run 1:
## reuleaux
module reuleaux(input logic clk, input logic rst_n, input logic [2:0] colour,
                input logic [7:0] centre_x, input logic [6:0] centre_y, input logic [7:0] diameter,
                input logic start, output logic done,
                output logic [7:0] vga_x, output logic [6:0] vga_y,
                output logic [2:0] vga_colour, output logic vga_plot);
localparam RESET = 4'b0000;
localparam CIRCLE_1 = 4'b0001;
localparam CIRCLE_2 = 4'b0010;
localparam CIRCLE_3 = 4'b0011;
localparam DONE = 4'b0100;
logic [7:0] corner_x1, corner_y1, corner_x2, corner_y2, corner_x3, corner_y3;
logic circle_1_start, circle_2_start, circle_3_start, circle_1_done, circle_2_done, circle_3_done, circle_1_plot, circle_2_plot, circle_3_plot; 
logic [7:0] circle_1_x, circle_2_x, circle_3_x;
logic [6:0] circle_1_y, circle_2_y, circle_3_y;
logic [3:0] state, next_state;
logic [2:0] circle_1_colour_out, circle_2_colour_out, circle_3_colour_out;
assign vga_colour = colour; 
assign corner_x1 = centre_x + (diameter / 2); 
assign corner_y1 = centre_y + (((diameter * 978122)/564719)/6);
assign corner_x2 = centre_x - (diameter / 2);
assign corner_y2 = centre_y + (((diameter * 978122)/564719)/6);
assign corner_x3 = centre_x;
assign corner_y3 = centre_y - (((diameter * 978122)/564719)/3);
circle circle_1(.clk(clk), .rst_n(rst_n),  .colour(colour),
	.centre_x(corner_x1), .centre_y(corner_y1), .radius(diameter),
	 .start(circle_1_start), .done(circle_1_done), .vga_x(circle_1_x), .vga_y(circle_1_y), 
	.vga_colour(circle_1_colour_out), .vga_plot(circle_1_plot) );
circle circle_2(.clk(clk), .rst_n(rst_n),  .colour(colour),
	.centre_x(corner_x2), .centre_y(corner_y2), .radius(diameter),
	 .start(circle_2_start), .done(circle_2_done), .vga_x(circle_2_x), .vga_y(circle_2_y), 
	.vga_colour(circle_2_colour_out), .vga_plot(circle_2_plot) );
circle circle_3(.clk(clk), .rst_n(rst_n),  .colour(colour),
  ...
clock: 42.8 ns
lec_check: 0
abc_area: 1
cap_margin: 20
core_aspect_ratio: 0.5
core_margin: 8
core_utilization: 30
cts_cluster_diameter: 74
cts_cluster_size: 97
place_density: 0.87
slew_margin: 20
run.sh (not shown) runs the stock make flow with config.mk's settings and CLKGATE_MAP_FILE=.
Setup changes, run 1 to run 2
# run 1
export LEC_CHECK = 0
export ABC_AREA = 1
export CAP_MARGIN = 20
export CORE_ASPECT_RATIO = 0.5
export CORE_MARGIN = 8
export CORE_UTILIZATION = 30
export CTS_CLUSTER_DIAMETER = 74
export CTS_CLUSTER_SIZE = 97
export PLACE_DENSITY = 0.87
export SLEW_MARGIN = 20
create_clock -name core_clock -period 42.8 [get_ports {clk}]
# run 2
export LEC_CHECK = 0
export CAP_MARGIN = 20
export CORE_ASPECT_RATIO = 0.5
export CORE_MARGIN = 8
export CORE_UTILIZATION = 30
export CTS_CLUSTER_DIAMETER = 362
export CTS_CLUSTER_SIZE = 97
export SLEW_MARGIN = 20
create_clock -name core_clock -period 42.8 [get_ports {clk}]
--- outcome ---
From run 1 to run 2 the numbers moved as follows: number of antenna cells inserted moved up; final standard cell area without fillers dropped 0.0012 mm^2; first-iteration DRC count moved down; weighted congestion reported at the end of routability-driven placement fell 0.045.
Relative to run 1, final critical-path share of the clock period has increased by 7.5 points in run 2.
Run 2 ran to completion and came out clean on the timing, design-rule and antenna checks.
Re first-pass detailed-route iteration total: run 1 and run 2 aren't equal, and the higher value belongs to run 1.
A worst setup path endpoint of vga_y[3] is what run 1 shows, while vga_x[0] belongs to run 2.
Cmp run 2 vs run 1: average via count per standard cell higher in run 2
Count of clock-buffer cells in the layout in run 2 is 1 lower than in run 1
For hold slack, run 1 and run 2 come out practically identical.
Input-level comparison between run 3 and run 2:
# run 2
export LEC_CHECK = 0
export CAP_MARGIN = 20
export CORE_ASPECT_RATIO = 0.5
export CORE_MARGIN = 8
export CORE_UTILIZATION = 30
export CTS_CLUSTER_DIAMETER = 362
export CTS_CLUSTER_SIZE = 97
export SLEW_MARGIN = 20
create_clock -name core_clock -period 42.8 [get_ports {clk}]
# run 3
export LEC_CHECK = 0
export CAP_MARGIN = 20
export CORE_MARGIN = 2
export CORE_UTILIZATION = 61
export SETUP_SLACK_MARGIN = 5.0
export SLEW_MARGIN = 20
create_clock -name core_clock -period 20.3 [get_ports {clk}]
==> comparison <==
- Run 3 vs. run 2: core utilization rose 50 points, total congestion overflow stayed essentially flat.
- Going from run 2 to run 3, die area shrank by more than half.
- Summary of run 2 and run 3: one run falls short of a clean finish, namely run 3.
- Final checks on run 3, whose flow otherwise completed, came back failing, citing negative setup slack.
- Floorplan core area for run 3 is lower than for run 2.
- A highest routing layer actually used of met4 is what run 2 shows, while met5 belongs to run 3.
- Looking at count of instances resized after the clock tree is built, run 3 sits 345 above run 2.
- Compared with run 2, in run 3 number of remaining DRC errors closely matched the old numbers, first-pass GRT wire length went up 19 mm.
The inputs of run 4 differ from those of run 3 as listed below.
# run 3
export LEC_CHECK = 0
export CAP_MARGIN = 20
export CORE_MARGIN = 2
export CORE_UTILIZATION = 61
export SETUP_SLACK_MARGIN = 5.0
export SLEW_MARGIN = 20
create_clock -name core_clock -period 20.3 [get_ports {clk}]
# run 4
export LEC_CHECK = 0
export CAP_MARGIN = 20
export CORE_MARGIN = 2
export CORE_UTILIZATION = 40
export SETUP_SLACK_MARGIN = 5.0
export SLEW_MARGIN = 20
create_clock -name core_clock -period 33.4 [get_ports {clk}]
Results
- Diff run 4 and run 3: endpoint arrival time on the critical path higher in run 4
- Run 4: final-layout fill cell count higher than run 3
- [run 3] flow finished | final checks: failed | reasons: negative setup slack
- Run 4 | stages: all done | timing, DRC, antenna: all pass
- Between run 4 and run 3, the difference in clock network latency to the later pin of the worst-skew pair is negligible.
- Worst setup slack ends up lower on run 3.
Edits applied to the flow inputs when going from run 4 to run 5:
# run 4
export LEC_CHECK = 0
export CAP_MARGIN = 20
export CORE_MARGIN = 2
export CORE_UTILIZATION = 40
export SETUP_SLACK_MARGIN = 5.0
export SLEW_MARGIN = 20
create_clock -name core_clock -period 33.4 [get_ports {clk}]
# run 5
export LEC_CHECK = 0
export CAP_MARGIN = 20
export CELL_PAD_IN_SITES_GLOBAL_PLACEMENT = 1
export CORE_ASPECT_RATIO = 0.57
export CORE_MARGIN = 2
export CORE_UTILIZATION = 40
export GPL_ROUTABILITY_DRIVEN = 0
export SLEW_MARGIN = 20
create_clock -name core_clock -period 34.0 [get_ports {clk}]
### Flow results
- Of run 4 and run 5, the higher layout buffering overhead excluding clock cells belongs to run 4.
- Delta (run 5 minus run 4): proportion of cell area occupied by registers climbed 1.3 points; total number of vias climbed 212; largest net degree at the start of global routing dropped 32.
- Across both runs, logic share of the area was higher for run 5 than for run 4.
Input-level comparison between run 6 and run 5:
# run 5
export LEC_CHECK = 0
export CAP_MARGIN = 20
export CELL_PAD_IN_SITES_GLOBAL_PLACEMENT = 1
export CORE_ASPECT_RATIO = 0.57
export CORE_MARGIN = 2
export CORE_UTILIZATION = 40
export GPL_ROUTABILITY_DRIVEN = 0
export SLEW_MARGIN = 20
create_clock -name core_clock -period 34.0 [get_ports {clk}]
# run 6
export LEC_CHECK = 0
export ABC_AREA = 1
export CAP_MARGIN = 5
export CORE_ASPECT_RATIO = 0.5
export CORE_MARGIN = 10
export CORE_UTILIZATION = 40
export CTS_CLUSTER_DIAMETER = 324
export CTS_CLUSTER_SIZE = 99
export SETUP_SLACK_MARGIN = -0.55
export SLEW_MARGIN = 20
export TNS_END_PERCENT = 5
create_clock -name core_clock -period 34.0 [get_ports {clk}]
### Flow results
For run 6, the capture point of the critical path was vga_y[3], unlike run 5, where it was vga_x[4]. For the diode insertion count for antenna repair, run 6 came in 2 lower than run 5 did. Global-route wire length before repair is higher on run 5. Compared with run 5, in run 6 multiplexer share of the synthesized area has decreased, time the worst path needs with I/O delays and setup went down, synthesized cell count went up by 1,053. The sum of net half-perimeters after detailed placement in run 6 is 0.907 times that in run 5. Going from run 5 to run 6, post-route standard cell area excluding fillers closely matched the old numbers; delay of the slowest cell on the worst path decreased by 0.24 ns relative to the old numbers; global routing usage on met1 decreased by 20 points relative to the old numbers. Maximum frequency was lower in the run labelled run 5.

---

job 101:
reuleaux again, from the RTL that the note above started with.
## reuleaux
module reuleaux(input logic clk, input logic rst_n, input logic [2:0] colour,
                input logic [7:0] centre_x, input logic [6:0] centre_y, input logic [7:0] diameter,
                input logic start, output logic done,
                output logic [7:0] vga_x, output logic [6:0] vga_y,
                output logic [2:0] vga_colour, output logic vga_plot);
localparam RESET = 4'b0000;
localparam CIRCLE_1 = 4'b0001;
localparam CIRCLE_2 = 4'b0010;
localparam CIRCLE_3 = 4'b0011;
localparam DONE = 4'b0100;
logic [7:0] corner_x1, corner_y1, corner_x2, corner_y2, corner_x3, corner_y3;
logic circle_1_start, circle_2_start, circle_3_start, circle_1_done, circle_2_done, circle_3_done, circle_1_plot, circle_2_plot, circle_3_plot; 
logic [7:0] circle_1_x, circle_2_x, circle_3_x;
logic [6:0] circle_1_y, circle_2_y, circle_3_y;
logic [3:0] state, next_state;
logic [2:0] circle_1_colour_out, circle_2_colour_out, circle_3_colour_out;
assign vga_colour = colour; 
assign corner_x1 = centre_x + (diameter / 2); 
assign corner_y1 = centre_y + (((diameter * 978122)/564719)/6);
assign corner_x2 = centre_x - (diameter / 2);
assign corner_y2 = centre_y + (((diameter * 978122)/564719)/6);
assign corner_x3 = centre_x;
assign corner_y3 = centre_y - (((diameter * 978122)/564719)/3);
circle circle_1(.clk(clk), .rst_n(rst_n),  .colour(colour),
	.centre_x(corner_x1), .centre_y(corner_y1), .radius(diameter),
	 .start(circle_1_start), .done(circle_1_done), .vga_x(circle_1_x), .vga_y(circle_1_y), 
	.vga_colour(circle_1_colour_out), .vga_plot(circle_1_plot) );
circle circle_2(.clk(clk), .rst_n(rst_n),  .colour(colour),
	.centre_x(corner_x2), .centre_y(corner_y2), .radius(diameter),
	 .start(circle_2_start), .done(circle_2_done), .vga_x(circle_2_x), .vga_y(circle_2_y), 
	.vga_colour(circle_2_colour_out), .vga_plot(circle_2_plot) );
circle circle_3(.clk(clk), .rst_n(rst_n),  .colour(colour),
	.centre_x(corner_x3), .centre_y(corner_y3), .radius(diameter),
	 .start(circle_3_start), .done(circle_3_done), .vga_x(circle_3_x), .vga_y(circle_3_y), 
	.vga_colour(circle_3_colour_out), .vga_plot(circle_3_plot) );
always_comb begin 
	if (circle_1_plot ==1 
			&& $signed(circle_1_x) >= $signed(0) 
			&& $signed(circle_1_x) <= $signed(corner_x3) 
			&& (circle_1_y) >= (corner_y3) 
			&& (circle_1_y) <= (corner_y2) 
		) begin
		vga_x = circle_1_x;
		vga_y = circle_1_y;
  ...
==> flow/config.mk <==
export PLATFORM = sky130hd
export DESIGN_NAME = reuleaux
export DESIGN_NICKNAME = reuleaux
export VERILOG_FILES = /design/flow/design.v
export SDC_FILE = /design/flow/constraint.sdc
export NUM_CORES = 4
export LEC_CHECK = 0
export CAP_MARGIN = 20
export CORE_ASPECT_RATIO = 1.18
export CORE_MARGIN = 2
export CORE_UTILIZATION = 72
export PLACE_DENSITY = 0.66
export SETUP_SLACK_MARGIN = -2.0
export SLEW_MARGIN = 20
==> flow/constraint.sdc <==
create_clock -name core_clock -period 29.0 [get_ports {clk}]
set_input_delay 5.8000 -clock core_clock [delete_from_list [all_inputs] [get_ports {clk}]]
set_output_delay 5.8000 -clock core_clock [all_outputs]
set_load 0.01 [all_outputs]
Job 101: complete, dirty (negative setup slack)
## Diff of input files: job 102 against job 101
- PLACE_DENSITY: 0.66 -> unset
- CORE_ASPECT_RATIO: 1.18 -> unset
- CORE_UTILIZATION: 72 -> 40
- SETUP_SLACK_MARGIN: -2.0 -> unset
- the clock period (ns, I/O delays scaled along): 29.0 -> 34.0
==> results <==
- The final layout from job 102, which completed every stage, passed the timing, design-rule and antenna checks at the end of the flow.
- Looking at slew of the pin with the lowest slew margin across job 102 and job 101, the one that comes out lower is job 102.
- As far as source-to-sink clock delay at the later pin of the worst-skew pair is concerned, job 101 and job 102 perform about the same.
- In the flow results for job 102 and job 101, the area of placed instances is smaller on job 102.
- Synthesized area: job 101 vs job 102 identical
- Final area, job 102 and job 101, higher one = job 101.
The following lists how job 103 was set up differently from job 102:
- CTS_CLUSTER_DIAMETER newly set to 327
- CELL_PAD_IN_SITES_GLOBAL_PLACEMENT newly set to 1
- GPL_ROUTABILITY_DRIVEN newly set to 0
- ABC_AREA newly set to 1
- CORE_ASPECT_RATIO newly set to 1.39
==> results <==
Job 103 finished all stages; the layout is clean.
Across both runs, post-synthesis mux area share was lower for job 103 than for job 102.
Job 103 vs job 102 — post-route cell area rose 630 um2.
Looking only at fraction of cell area in non-clock buffers, and setting everything else aside, the lower value of job 102 and job 103 goes to job 103.
Non-filler instance count after layout ends up lower on job 102.
Max-slew headroom at the worst pin, job 102 and job 103, lower one = job 103.
Inputs modified between job 103 and job 104:
- CORE_ASPECT_RATIO changed from 1.39 to 1.52
- CELL_PAD_IN_SITES_GLOBAL_PLACEMENT changed from 1 to 2
- CTS_CLUSTER_DIAMETER changed from 327 to 158
- PLACE_DENSITY_LB_ADDON newly set to 0.11
- GPL_ROUTABILITY_DRIVEN changed from 0 to 1
- CELL_PAD_IN_SITES_DETAIL_PLACEMENT newly set to 1
- CAP_MARGIN changed from 20 to 0
- MIN_ROUTING_LAYER newly set to met2
- CORE_UTILIZATION changed from 40 to 51
Notes after the runs:
Job 104 got as far as 3_1_place_gp_skip_io, where a tool error ended the run.
Going from job 103 to job 104, xor-xnor portion of the synthesized cell area barely changed, basic-gate share of the synthesized area counting and, or, nand and nor cells did not really move, cell total in the yosys stat output barely changed, area of the mapped netlist flat, chip width shrank by about 15%.
Relative to job 103, core box area decreased by 22% in job 104.
Higher vertical die size was reported by job 103, not job 104.
Die footprint, job 104 and job 103, higher one = job 103.
Lower floorplan row count goes to job 104 over job 103.
Input changes introduced in job 105 (baseline for comparison: job 104):
- clearing GPL_ROUTABILITY_DRIVEN, which used to be 1
- clearing PLACE_DENSITY_LB_ADDON, which used to be 0.11
- clearing ABC_AREA, which used to be 1
- putting HOLD_SLACK_MARGIN at 0.07 where nothing was set
- clearing CELL_PAD_IN_SITES_GLOBAL_PLACEMENT, which used to be 2
- clearing CORE_ASPECT_RATIO, which used to be 1.52
- clearing MIN_ROUTING_LAYER, which used to be met2
- putting MAX_ROUTING_LAYER at met4 where nothing was set
- swapping 0 for 20 in CAP_MARGIN
- swapping 51 for 40 in CORE_UTILIZATION
- clearing CTS_CLUSTER_DIAMETER, which used to be 158
[summary]
Net count after synthesis (higher): job 104. In job 105, the yosys stat cell total came out 21% below the value in job 104. Number of cells produced by synthesis (job 104 / job 105): 1.3. The area reported by Yosys stat in job 105 sits about 3.2% below the value recorded for job 104. Compared with job 104, in job 105 core outline area increased about 24%; synthesized-area fraction occupied by and/or/nand/nor cells decreased 15 points; XOR/XNOR share of the synthesized area increased 6.1 points. Of job 104 and job 105, only job 105 finishes the flow clean. Comparing mux contribution to synthesized area for job 105 and job 104, the bigger number came from job 105. Row die area: job 105 higher / job 104 lower.
